== P ==
Design cpu_system, start of the top module:
module cpu_system(
    input          clk,
    input          reset,
    output         imem_read,
    output [5:0]   imem_addr,
    input  [127:0] imem_rdata,
    input          imem_busywait,
    output         dmem_read,
    output         dmem_write,
    output [5:0]   dmem_addr,
    output [31:0]  dmem_wdata,
    input  [31:0]  dmem_rdata,
    input          dmem_busywait,
    output         ret_valid,
    output [31:0]  ret_pc,
    output         ret_rf_we,
    output [2:0]   ret_rf_waddr,
    output [7:0]   ret_rf_wdata
);
    wire [31:0] PC, INSTRUCTION;
    wire [7:0] ALU_RESULT, REGOUT1, CACHE_READDATA;
    wire READENABLE_CACHE, WRITEENABLE_CACHE, CACHE_BUSYWAIT, INSTRUCT_CACHE_BUSYWAIT;
    CPU myCPU(PC, INSTRUCTION, clk, reset, READENABLE_CACHE, WRITEENABLE_CACHE, ALU_RESULT, REGOUT1, CACHE_READDATA, CACHE_BUSYWAIT, INSTRUCT_CACHE_BUSYWAIT,
              ret_valid, ret_rf_we, ret_rf_waddr, ret_rf_wdata);
    Instruct_Cache_Controller myInstruct_Cache_Controller(PC[9:0], imem_busywait, imem_rdata, INSTRUCT_CACHE_BUSYWAIT, imem_read, INSTRUCTION, imem_addr, clk, reset);
  ...
==> flow/config.mk <==
export PLATFORM = sky130hd
export DESIGN_NAME = cpu_system
export DESIGN_NICKNAME = cpu_system
export VERILOG_FILES = /design/flow/design.v
export SDC_FILE = /design/flow/constraint.sdc
export NUM_CORES = 4
export LEC_CHECK = 0
export CAP_MARGIN = 20
export CELL_PAD_IN_SITES_GLOBAL_PLACEMENT = 1
export CORE_MARGIN = 2
export CORE_UTILIZATION = 46
export CTS_CLUSTER_SIZE = 34
export GPL_ROUTABILITY_DRIVEN = 0
export MIN_ROUTING_LAYER = met1
export PLACE_DENSITY = 0.61
export SLEW_MARGIN = 20
==> flow/constraint.sdc <==
create_clock -name core_clock -period 15.1 [get_ports {clk}]
set_input_delay 3.0200 -clock core_clock [delete_from_list [all_inputs] [get_ports {clk}]]
set_output_delay 3.0200 -clock core_clock [all_outputs]
set_load 0.01 [all_outputs]
run.sh (not shown) runs the stock make flow with config.mk's settings and CLKGATE_MAP_FILE=.
[inputs] Q vs P
-- flow/config.mk --
<<< P, line 11
export CORE_UTILIZATION = 46
>>> Q, line 11
export CORE_UTILIZATION = 61
<<< P, line 15
export PLACE_DENSITY = 0.61
>>> Q, line 15
export PLACE_DENSITY_LB_ADDON = 0.01
export SETUP_SLACK_MARGIN = 1.57
==> flow/constraint.sdc <==
create_clock -name core_clock -period 5.4 [get_ports {clk}]
set_input_delay 1.0800 -clock core_clock [delete_from_list [all_inputs] [get_ports {clk}]]
set_output_delay 1.0800 -clock core_clock [all_outputs]
set_load 0.01 [all_outputs]
To summarise Q: no stage aborted, but the layout did not pass its checks, failing on negative setup slack. Sequential power sits higher in Q than in P. Summed instance area of the synthesized netlist: P vs Q identical. [Q] worst setup slack fell 4.49 ns relative to P. Delta(global-route usage, Q - P) > 0.
### Q -> R
-- flow/config.mk --
<<< Q, line 9
export CELL_PAD_IN_SITES_GLOBAL_PLACEMENT = 1
>>> R, line 9
<<< Q, line 11
export CORE_UTILIZATION = 61
export CTS_CLUSTER_SIZE = 34
export GPL_ROUTABILITY_DRIVEN = 0
export MIN_ROUTING_LAYER = met1
export PLACE_DENSITY_LB_ADDON = 0.01
export SETUP_SLACK_MARGIN = 1.57
>>> R, line 10
export CORE_UTILIZATION = 60
==> comparison <==
Of Q and R, not a single run came through the flow clean.
In R the implementation ran to completion but is not tape-out ready, as the final checks report negative setup slack.
R vs Q, slowest cell on the critical path: sky130_fd_sc_hd__mux4_2 vs sky130_fd_sc_hd__a222oi_1
R: clock buffer instance count of the final layout 7.1% above Q
Design area sits higher in R than in Q.
For the critical path data arrival time, R came in 0.12 ns higher than Q did.
Total global routing track utilization (lower): Q

========
== build 53 ==
cpu_system again, from the RTL that the note above started with.
export LEC_CHECK = 0
export CAP_MARGIN = 40
export CORE_MARGIN = 2
export CORE_UTILIZATION = 66
export CTS_CLUSTER_DIAMETER = 352
export CTS_CLUSTER_SIZE = 17
export SETUP_SLACK_MARGIN = 1.29
export SLEW_MARGIN = 20
create_clock -name core_clock -period 5.4 [get_ports {clk}]
Build 53 finished every stage; the final checks, however, were not passed, the failures being setup timing.
Modified inputs, build 16 compared to build 53
- a change of CAP_MARGIN from 40 to 20
- a deleted SETUP_SLACK_MARGIN that had been 1.29
- a deleted CTS_CLUSTER_SIZE that had been 17
- a deleted CTS_CLUSTER_DIAMETER that had been 352
- a change of CORE_UTILIZATION from 66 to 61
Notes after the runs:
Build 53 finished all stages; however, its layout fails the closing checks, the failures being setup timing.
No crash in build 16: every stage finished, but the layout fails its final checks due to setup timing.
Compared to build 53, build 16 has area added between synthesis and finish 1.8 points higher.
Against build 53, build 16 reports a initial antenna violation count that is lower.
Non-clock buffer count ended up 35 lower on build 16 than on build 53.
Build 53 → build 16: global-route usage now smaller, total power now larger, core utilization now smaller.
Relative to build 16, the following input files were edited for build 66:
- HOLD_SLACK_MARGIN: unset -> 0.3
- CTS_CLUSTER_SIZE: unset -> 49
- PLACE_DENSITY_LB_ADDON: unset -> 0.0
- SETUP_SLACK_MARGIN: unset -> 0.65
- CORE_UTILIZATION: 61 -> 70
Results
- Build 66: aborted in global routing (5_1_grt) (tool error)
- Synthesized netlist cell count came out exactly the same in build 66 and build 16.
- Taking build 16 as the reference, in build 66 final weighted congestion in routability-driven placement saw an increase, vertical extent of the die down 6.6%.
- Count of buffers added by post-CTS timing repair for setup of build 66 exceeds that of build 16 by more than a quarter.

========
cpu_system again, from the RTL that the note above started with.
clock: 5.6 ns
lec_check: 0
abc_area: 1
cap_margin: 30
cell_pad_in_sites_detail_placement: 2
core_aspect_ratio: 1.27
core_margin: 2
core_utilization: 68
gpl_routability_driven: 0
gpl_timing_driven: 1
hold_slack_margin: 0.18
min_routing_layer: met2
place_density_lb_addon: 0.16
setup_slack_margin: -0.32
slew_margin: 10
tns_end_percent: 25
The first run failed in detailed placement (3_5_place_dp) (DPL-0033).
Next try:
Settings changed: ABC_AREA 1 to not set, CAP_MARGIN 30 to 20, CELL_PAD_IN_SITES_DETAIL_PLACEMENT 2 to not set, CORE_ASPECT_RATIO 1.27 to not set, CORE_UTILIZATION 68 to 40, GPL_ROUTABILITY_DRIVEN 0 to not set, GPL_TIMING_DRIVEN 1 to not set, HOLD_SLACK_MARGIN 0.18 to not set, MIN_ROUTING_LAYER met2 to not set, PLACE_DENSITY_LB_ADDON 0.16 to not set, SETUP_SLACK_MARGIN -0.32 to not set, SLEW_MARGIN 10 to 20, TNS_END_PERCENT 25 to not set.
Clock period 5.6 ns to 5.37 ns, I/O delays scaled along.
=>
- With this change the flow reached the layout checks and failed them: negative setup slack
- synthesized area decreases by a few percent
- synthesized cell count shrinks by a quarter to a third
- die size came out higher by well over a third
Next try:
Settings changed: CORE_UTILIZATION 40 to 30.
Clock period 5.37 ns to 11.6 ns, I/O delays scaled along.
Outcome: With this change the flow completed without violations. Final cell count is lower by 2.4%. Clock-buffer cell count is lower by 7. Wire length is lower by 5.4%. Cell area is lower by 13%. Flip-flop count stays the same.
No activity file was given, so power comes from the tool's default toggle rates.
